== build 77 ==
## div_avalon
module div_avalon
	#(
		parameter W     = 32,
				  CBIT  = 6		 
	 )
	(
		input wire clk, reset,
		input wire [2:0] div_address,
		input wire div_chipselect,
		input wire div_write,
		input wire [W-1:0] div_writedata,
		output wire [W-1:0] div_readdata,
		output wire div_irq,
		output wire div_rdy
	);
Size in the first run: about 1,500 cells after synthesis, about 170 flip-flops, about 10,000 sq um of cells after synthesis.
export LEC_CHECK = 0
export ABC_AREA = 1
export CAP_MARGIN = 20
export CELL_PAD_IN_SITES_DETAIL_PLACEMENT = 1
export CELL_PAD_IN_SITES_GLOBAL_PLACEMENT = 3
export CORE_ASPECT_RATIO = 1.25
export CORE_MARGIN = 7
export CORE_UTILIZATION = 29
export CTS_CLUSTER_SIZE = 89
export GPL_ROUTABILITY_DRIVEN = 1
export GPL_TIMING_DRIVEN = 0
export MAX_ROUTING_LAYER = met5
export PLACE_DENSITY_LB_ADDON = 0.09
export SETUP_SLACK_MARGIN = 0.83
export SLEW_MARGIN = 20
export TNS_END_PERCENT = 50
create_clock -name core_clock -period 3.06 [get_ports {clk}]
run.sh (not shown) runs the stock make flow with config.mk's settings and CLKGATE_MAP_FILE=.
Changes in build 20 relative to build 77:
Settings: removing CTS_CLUSTER_SIZE (formerly 89); removing SETUP_SLACK_MARGIN (formerly 0.83); removing CELL_PAD_IN_SITES_GLOBAL_PLACEMENT (formerly 3); removing TNS_END_PERCENT (formerly 50); removing GPL_ROUTABILITY_DRIVEN (formerly 1); removing ABC_AREA (formerly 1); changing CORE_UTILIZATION from 29 to 40; changing CORE_MARGIN from 7 to 2; removing CELL_PAD_IN_SITES_DETAIL_PLACEMENT (formerly 1); removing GPL_TIMING_DRIVEN (formerly 0); removing PLACE_DENSITY_LB_ADDON (formerly 0.09); removing MAX_ROUTING_LAYER (formerly met5); removing CORE_ASPECT_RATIO (formerly 1.25); changing the clock period (ns, I/O delays scaled along) from 3.06 to 5.0.
==> results <==
- Build 20 ended up with a higher complex-gate fraction of the synthesized area than build 77 did.
- [compare] base=build 77 new=build 20: adder and majority cell fraction of the synthesized area has increased, via count saw a decrease.
- Build 20 — instance count along the most critical hold path 1 lower, build 77 as reference
- Measured against each other, build 20 and build 77 differ in detailed-routed wire length on met3, the lower figure coming from build 77.
Inputs modified between build 20 and build 49:
Settings: changing CORE_UTILIZATION from 40 to 58; setting CTS_CLUSTER_DIAMETER to 333 for the first time; setting ABC_AREA to 1 for the first time; setting TNS_END_PERCENT to 20 for the first time; setting HOLD_SLACK_MARGIN to -0.05 for the first time; setting CTS_CLUSTER_SIZE to 100 for the first time.
Findings:
- Of build 49 and build 20, the run reporting the higher utilization was build 49.
- In terms of clock-pin slew of the registers on the worst-case setup and hold paths, build 49 and build 20 differ only marginally.
- Comparing build 49 and build 20, fraction of area in multi-input gates is lower on build 49.
- Start point of the critical path: div_address[2] -> build 20, div_address[0] -> build 49
- Build 20 → build 49: placed instance area up about 7.5%, total power up 1.5 mW, signed area change from the synthesized netlist to the final layout down 3.4 points, die size down 23%, total number of nets in the final design up about 55%.
- met2 as the most used routing layer was reported by build 20, and met1 by build 49.
Edits applied to the flow inputs when going from build 49 to build 13:
Settings: a deleted TNS_END_PERCENT that had been 20; a change of CTS_CLUSTER_DIAMETER from 333 to 364; a deleted HOLD_SLACK_MARGIN that had been -0.05; a deleted ABC_AREA that had been 1; a change of CORE_UTILIZATION from 58 to 40; a deleted CTS_CLUSTER_SIZE that had been 100; an added PLACE_DENSITY_LB_ADDON of 0.09.
### Flow results
- Going from build 49 to build 13, mux cell area share after synthesis went up by 17 points, area of the mapped netlist decreased by 980 sq um relative to the old numbers.
- For build 13, the beginning of the critical path was div_address[2], unlike build 49, where it was div_address[0].
- Distinct cell type count of the synthesized netlist: build 13 > build 49
- The number of standard cells in the layout, taps in and fillers out of build 13 is lower than that of build 49.
- Compared with build 49, in build 13 post-layout minimum cycle time went down 0.29 ns; final area went down 790 sq um; fmax went up 7.2%.
- Build 49 has higher clock buffer count in the final layout than build 13.
- Comparing build 49 and build 13, worst path setup slack after routing is higher on build 13.
For build 16, these inputs were changed with respect to build 13:
Settings: a deleted PLACE_DENSITY_LB_ADDON that had been 0.09; a deleted CTS_CLUSTER_DIAMETER that had been 364; a change of CORE_UTILIZATION from 40 to 64; a change of the clock period (ns, I/O delays scaled along) from 5.0 to 3.37.
Findings:
Build 16 had finished all stages when the layout checks came back failing, citing negative setup slack.
Via count of the first global-routing pass sits higher in build 16 than in build 13.
Build 13 -> build 16: logic area flat
For number of standard-cell rows in the floorplan, dividing the value from build 13 by the value from build 16 gives 1.3.
Min ratio of final minimum period to clock period across build 16 and build 13: build 13
Compared with build 13, in build 16 worst hold slack held, buffer count excluding the clock tree in the final layout now larger, total power went up 55%, global-route usage +13 points.
What build 97 does differently from build 16 at the input level:
Settings: a change of CORE_UTILIZATION from 64 to 40; a change of the clock period (ns, I/O delays scaled along) from 3.37 to 4.13.
--- outcome ---
Build 97 and build 16: one clean run, build 97; the rest did not finish clean. Final checks on build 16, whose flow otherwise completed, came back failing, citing negative setup slack. Diff build 97 and build 16: signed area change from the synthesized netlist to the final layout lower in build 97. Sum of internal, switching and leakage power sits lower in build 97 than in build 16. Delta (build 97 minus build 16): fraction of the core area covered by cells at the end of the flow moved down, critical path depth level. Tapcell count (lower): build 16. In the tables for build 97 and build 16, final design instance area without fill reads lower with build 97. Core box area was higher in build 97 than in build 16. In build 97, the worst hold slack came out 0.010 ns below the value in build 16.

* * *

div_avalon again, from the RTL that the note above started with.
Settings: LEC_CHECK=0, CAP_MARGIN=20, CORE_MARGIN=2, CORE_UTILIZATION=70, CTS_CLUSTER_DIAMETER=360, CTS_CLUSTER_SIZE=25, SETUP_SLACK_MARGIN=0.42, SLEW_MARGIN=20; clock period 3.35 ns.
The starting point finished but fails on negative setup slack.
Edit:
--- a/flow/config.mk
+++ b/flow/config.mk
@@ -9,6 +9,4 @@
 export CORE_MARGIN = 2
-export CORE_UTILIZATION = 70
-export CTS_CLUSTER_DIAMETER = 360
-export CTS_CLUSTER_SIZE = 25
-export SETUP_SLACK_MARGIN = 0.42
+export CORE_UTILIZATION = 45
+export SETUP_SLACK_MARGIN = 0.69
 export SLEW_MARGIN = 20
==> flow/constraint.sdc (replaced) <==
create_clock -name core_clock -period 2.65 [get_ports {clk}]
set_input_delay 0.5300 -clock core_clock [delete_from_list [all_inputs] [get_ports {clk}]]
set_output_delay 0.5300 -clock core_clock [all_outputs]
set_load 0.01 [all_outputs]
What happened: The new run ran to the end with violations: negative setup slack; design area went up by 11%; core utilization went down by 27 points; clock power went up by 27%; routed wire length went down by 27%; synthesized area is unchanged.

* * *

The RTL this note starts from:
==> flow/design.v <==
module div 
	#(
		parameter W=32,
					 CBIT=6		 
	 )
	(
		input wire clk, reset, str_trg,
		input wire [W-1:0] dvsr, dvnd,
		output reg ready, done_trg,
		output wire [W-1:0] quo,rmd
	);
	localparam [1:0]
		idle = 2'b00,
		op = 2'b01,
		last = 2'b10,
		done = 2'b11;
	reg [1:0] state_reg, state_next;
	reg [W-1:0] rh_reg, rh_next, rl_reg, rl_next, rh_tmp, d_reg, d_next;
	reg [CBIT-1:0] n_reg, n_next;
	reg q_bit, start;
	always @ (posedge clk, posedge reset)
		if (reset)
		begin
			state_reg<=idle;
			rh_reg<=0;
			rl_reg<=0;
			d_reg<=0;
			n_reg<=0;
		end
		else
		begin
			state_reg<=state_next;
			rh_reg<=rh_next;
			rl_reg<=rl_next;
			d_reg<=d_next;
			n_reg<=n_next;
		end
		always @*
		begin
			start = str_trg;
			state_next = state_reg;
			ready = 1'b0;
			done_trg = 1'b0;
			rh_next = rh_reg;
			rl_next = rl_reg;
			d_next = d_reg;
			n_next = n_reg;
			case (state_reg)
				idle:
				begin
					ready = 1'b1;
					if (start)
					begin
						rh_next = 0;
						rl_next = dvnd;   
						d_next = dvsr;    
						n_next = W+1;     
						state_next = op;
					end
				end
				op:
				begin
					rl_next  = {rl_reg[W-2:0], q_bit};
					rh_next = {rh_tmp[W-2:0], rl_reg[W-1]};
					n_next = n_reg-1;
					if (n_next==1)
						state_next = last;
				end
				last:  
				begin
					rl_next = {rl_reg[W-2:0], q_bit};
					rh_next = rh_tmp;
					state_next = done;
				end
				done:
				begin
					done_trg = 1'b1;
					state_next = idle;
				end
				default: state_next = idle;
			endcase
		end
		always @*
			if (rh_reg >= d_reg)
			begin
				rh_tmp = rh_reg - d_reg;
				q_bit=1'b1;
			end
			else
			begin
				rh_tmp = rh_reg;
				q_bit = 1'b0;
			end
		assign quo = rl_reg;
		assign rmd = rh_reg;
endmodule
module div_avalon
	#(
		parameter W     = 32,
				  CBIT  = 6		 
	 )
	(
		input wire clk, reset,
		input wire [2:0] div_address,
		input wire div_chipselect,
		input wire div_write,
		input wire [W-1:0] div_writedata,
		output wire [W-1:0] div_readdata,
		output wire div_irq,
		output wire div_rdy
	);
    localparam [2:0]
        SET_DIVIDEND  = 3'h0,
        SET_DIVISOR   = 3'h1,
        START         = 3'h2,
        GET_QUOTIENT  = 3'h3,
        GET_REMAINDER = 3'h4,
        GET_READY     = 3'h5,
        DONE_TRG      = 3'h6;
	wire div_start, div_ready, set_done_trg, clr_done_trg;
	reg [W-1:0] dvnd_reg, dvsr_reg;
	reg done_trg_reg;
	wire [W-1:0] quo, rmd;
	wire wr_en, wr_dvnd, wr_dvsr;
	div #(.W(32), .CBIT(6)) d1
		 ( .clk(clk), .reset(reset), .str_trg(div_start), .dvsr(dvsr_reg), .dvnd(dvnd_reg),   
		   .ready(div_ready), .done_trg(set_done_trg), .quo(quo), .rmd(rmd));         
	always @ (posedge clk, posedge reset)
	begin
		if (reset)
		begin
			dvnd_reg <= 0;
			dvsr_reg <= 0;
			done_trg_reg <= 0;
		end
		else
		begin
			if (wr_dvnd)
				dvnd_reg <= div_writedata;
			if (wr_dvsr)
				dvsr_reg <= div_writedata;
			if (set_done_trg)
				done_trg_reg <= 1'b1;
			else if (clr_done_trg)
				done_trg_reg <= 1'b0;
		end
	end
	assign wr_en = div_write & div_chipselect;
	assign wr_dvnd = (div_address == SET_DIVIDEND) & wr_en;
	assign wr_dvsr = (div_address == SET_DIVISOR) & wr_en;
	assign div_start = (div_address == START) & wr_en;
	assign clr_done_trg = (div_address == DONE_TRG) & wr_en;
	assign div_readdata = (div_address == GET_QUOTIENT) ? quo :
								 (div_address == GET_REMAINDER) ? rmd :
								 (div_address == GET_READY) ? {31'b0, div_ready} : {31'b0, done_trg_reg};
	assign div_rdy = div_ready;
	assign div_irq = done_trg_reg;
endmodule
Settings: LEC_CHECK=0, CAP_MARGIN=20, CORE_MARGIN=2, CORE_UTILIZATION=40, CTS_CLUSTER_DIAMETER=364, GPL_TIMING_DRIVEN=0, MAX_ROUTING_LAYER=met4, PLACE_DENSITY_LB_ADDON=0.09, SLEW_MARGIN=20; clock period 7.31 ns.
The baseline produced a clean layout.
Then changed:
- CORE_UTILIZATION: 40 -> 65
- CTS_CLUSTER_DIAMETER: 364 -> unset
- GPL_TIMING_DRIVEN: 0 -> unset
- MAX_ROUTING_LAYER: met4 -> unset
- PLACE_DENSITY_LB_ADDON: 0.09 -> unset
- clock period: 7.31 -> 3.38 ns (I/O delays scaled with it)
After rerunning:
- global-route usage grows by 12 points
- setup slack loses 1600 ps
- sequential share of layout area shrinks by 0.31 points
Then changed:
- CORE_UTILIZATION: 65 -> 57
- clock period: 3.38 -> 2.65 ns (I/O delays scaled with it)
The changed run ran to the end with violations: negative setup slack.
Total power is higher by 63%.
Design area grows by 18%.
Utilization increases by 2.5 points.
Clock power grows by 18%.
Die size increases by 14%.
Then changed:
- CORE_UTILIZATION: 57 -> 20
- clock period: 2.65 -> 4.13 ns (I/O delays scaled with it)
Result:
- This time the run produced a clean layout
- synthesized cell count stays the same
- global-route usage fell by 23 points
- clock-buffer cell count fell by 1
- register-to-register slack improved by 1000 ps
- via count fell by about 19%

* * *

Starts from the design.v that is shown in full above.
make LEC_CHECK=0 ABC_AREA=1 CAP_MARGIN=20 CORE_ASPECT_RATIO=0.5 CORE_MARGIN=2 CORE_UTILIZATION=72 CTS_CLUSTER_DIAMETER=225 CTS_CLUSTER_SIZE=100 SETUP_SLACK_MARGIN=0.51 SLEW_MARGIN=20 finish   # period 2.51 ns
The first run ended with an error in 5_1_grt.
Next try:
- CORE_ASPECT_RATIO: 0.5 -> unset
- SETUP_SLACK_MARGIN: 0.51 -> unset
Result:
- With this change the flow ran to the end with violations: negative setup slack
- area after synthesis stays the same
- synthesized cell count stays the same
- die size fell by 0.38%
Next try:
- ABC_AREA: 1 -> unset
- CORE_UTILIZATION: 72 -> 65
- CTS_CLUSTER_DIAMETER: 225 -> unset
- CTS_CLUSTER_SIZE: 100 -> unset
- clock period: 2.51 -> 3.35 ns (I/O delays scaled with it)
- With this change the flow passed the timing, DRC and antenna checks
- clock skew goes down by 0.0075 ns
- count of clock-buffer cells in the layout came out higher by 1
- non-clock buffer count drops by 4
- cell count decreases by 32%
Next try:
- ABC_AREA: unset -> 1
- CORE_UTILIZATION: 65 -> 62
- clock period: 3.35 -> 2.51 ns (I/O delays scaled with it)
=> Power grows by 72%; global-route usage rises by 1.3 points; area after synthesis climbs by about 10%; synthesized cell count is higher by 64%.
Next try:
- CORE_UTILIZATION: 62 -> 72
- CTS_CLUSTER_DIAMETER: unset -> 225
- CTS_CLUSTER_SIZE: unset -> 100
- SETUP_SLACK_MARGIN: unset -> 0.49
- With this change the flow did not get past 5_1_grt, error DPL-0038
- die area came out lower by 13%
- area after synthesis stays the same
- synthesized cell count does not change

* * *

Setup of try-onyx:
RTL: the design.v shown in full above, as it stands there.
make LEC_CHECK=0 ABC_AREA=1 CAP_MARGIN=20 CELL_PAD_IN_SITES_DETAIL_PLACEMENT=1 CELL_PAD_IN_SITES_GLOBAL_PLACEMENT=0 CORE_ASPECT_RATIO=0.52 CORE_MARGIN=7 CORE_UTILIZATION=29 CTS_CLUSTER_DIAMETER=212 CTS_CLUSTER_SIZE=89 GPL_ROUTABILITY_DRIVEN=1 GPL_TIMING_DRIVEN=0 MAX_ROUTING_LAYER=met5 PLACE_DENSITY_LB_ADDON=0.09 SETUP_SLACK_MARGIN=0.83 SLEW_MARGIN=20 TNS_END_PERCENT=50 finish   # period 3.06 ns
> inputs changed (try-onyx -> try-maple)
- GPL_TIMING_DRIVEN no longer set, was 0
- CTS_CLUSTER_SIZE now 36, was 89
- CORE_ASPECT_RATIO no longer set, was 0.52
- PLACE_DENSITY_LB_ADDON no longer set, was 0.09
- ABC_AREA no longer set, was 1
- CELL_PAD_IN_SITES_DETAIL_PLACEMENT no longer set, was 1
- GPL_ROUTABILITY_DRIVEN no longer set, was 1
- TNS_END_PERCENT no longer set, was 50
- CORE_UTILIZATION now 68, was 29
- MAX_ROUTING_LAYER no longer set, was met5
- SETUP_SLACK_MARGIN no longer set, was 0.83
- CELL_PAD_IN_SITES_GLOBAL_PLACEMENT no longer set, was 0
- CTS_CLUSTER_DIAMETER no longer set, was 212
- CORE_MARGIN now 2, was 7
- the clock period (ns, I/O delays scaled along) now 2.86, was 3.06
Findings:
Layout checks on try-maple: not met. Flow itself completed; violations: setup timing. try-onyx reached the end of the flow, and the finished layout is clean on the timing, DRC and antenna checks. In try-maple, the area of the synthesized netlist per yosys stat came out about 9% below the value in try-onyx. Compared with try-onyx, in try-maple proportion of synthesized area in mux cells has increased, setup slack now sits lower, worst hold slack after final layout now sits higher. Comparing share of the cycle needed by the critical path after routing for try-maple and try-onyx, the bigger number came from try-maple. try-maple ended with less maximum clock frequency than try-onyx. Higher wire length was reported by try-onyx, not try-maple. try-maple reports a lower detailed-routing wirelength on met1 than try-onyx does.
## Diff of input files: try-sierra against try-maple
- CTS_CLUSTER_SIZE changed from 36 to 100
- CTS_CLUSTER_DIAMETER newly set to 217
- the clock period (ns, I/O delays scaled along) changed from 2.86 to 5.0
Findings:
Clock distribution power, try-sierra vs try-maple: down by more than a quarter. Share of cell area taken by multi-input logic gates: try-sierra and try-maple compared, higher one is try-sierra. Of try-sierra and try-maple, try-maple shows the higher via count, with try-sierra below it. try-sierra vs. try-maple: power share of the sequential group shows an increase of 7.0 points; first-pass GRT wire length has decreased. Across try-sierra and try-maple, a clean result was obtained everywhere but in try-maple. try-maple has higher number of cell instances on the worst register-to-register path than try-sierra.
What try-raven does differently from try-sierra at the input level:
- CTS_CLUSTER_DIAMETER changed from 217 to 333
- CORE_UTILIZATION changed from 68 to 27
- HOLD_SLACK_MARGIN newly set to -0.05
==> results <==
- try-raven finished every stage and its layout cleared the timing, DRC and antenna checks.
- Compare try-sierra and try-raven | post-layout utilization of the core lower: try-raven
- Internal portion of total power | try-raven below try-sierra
- On final period utilization, the lower figure sits with try-raven, not try-sierra.
- Diff try-sierra..try-raven | worst clock skew | negligible
- Diff try-sierra -> try-raven: minimum period implied by the final worst setup slack lost 0.096 ns; via count lost 659.
- try-raven ended with less part of the total power dissipated in combinational logic than try-sierra.
- Summary of try-raven over try-sierra: arrival time of the worst setup path moved down; final area +2.7%; routed wire length shows a reduction of 1800 um; HPWL after detailed placement moved up.
Modified inputs, try-zinc compared to try-raven
- putting SETUP_SLACK_MARGIN at 1.05 where nothing was set
- swapping 27 for 40 in CORE_UTILIZATION
- putting TNS_END_PERCENT at 15 where nothing was set
==> comparison <==
Compared with try-raven, try-zinc shows a lower iteration-0 DRC count of the detailed router.
try-raven → try-zinc: maximum number of pins on one net before global-route repair went down by 96, proportion of power drawn by the clock network went up by 1.3 points, hold slack was more or less identical, count of maximum capacitance violations was more or less identical, leakage dissipation went up by about 1.5%.
The sequential share of layout area of try-zinc and that of try-raven are within noise of each other.
What try-garnet does differently from try-zinc at the input level:
- CORE_UTILIZATION changed from 40 to 27
- CORE_ASPECT_RATIO newly set to 1.75
- SETUP_SLACK_MARGIN removed (was 1.05)
Sum of internal, switching and leakage power: try-zinc vs try-garnet, no meaningful difference. On register-to-register slack, try-zinc beats try-garnet. When the final numbers for try-zinc and try-garnet were put side by side, the detailed-routed wire length on met3 turned out to be greater in try-zinc. The lower minimum clock period after layout came out of try-zinc. Lower final instance count without filler cells among try-zinc and try-garnet: try-zinc. try-garnet vs. try-zinc: first-iteration DRC count went up by 0.98%. Cmp try-zinc and try-garnet / first-pass GRT wire length / higher: try-garnet. The run showing the greater post-layout worst setup margin is try-zinc. On hold slack, try-zinc loses to try-garnet. Global-route usage on try-garnet is down relative to try-zinc.
Power figures rest on the tool's default switching activity, not on a simulated workload.
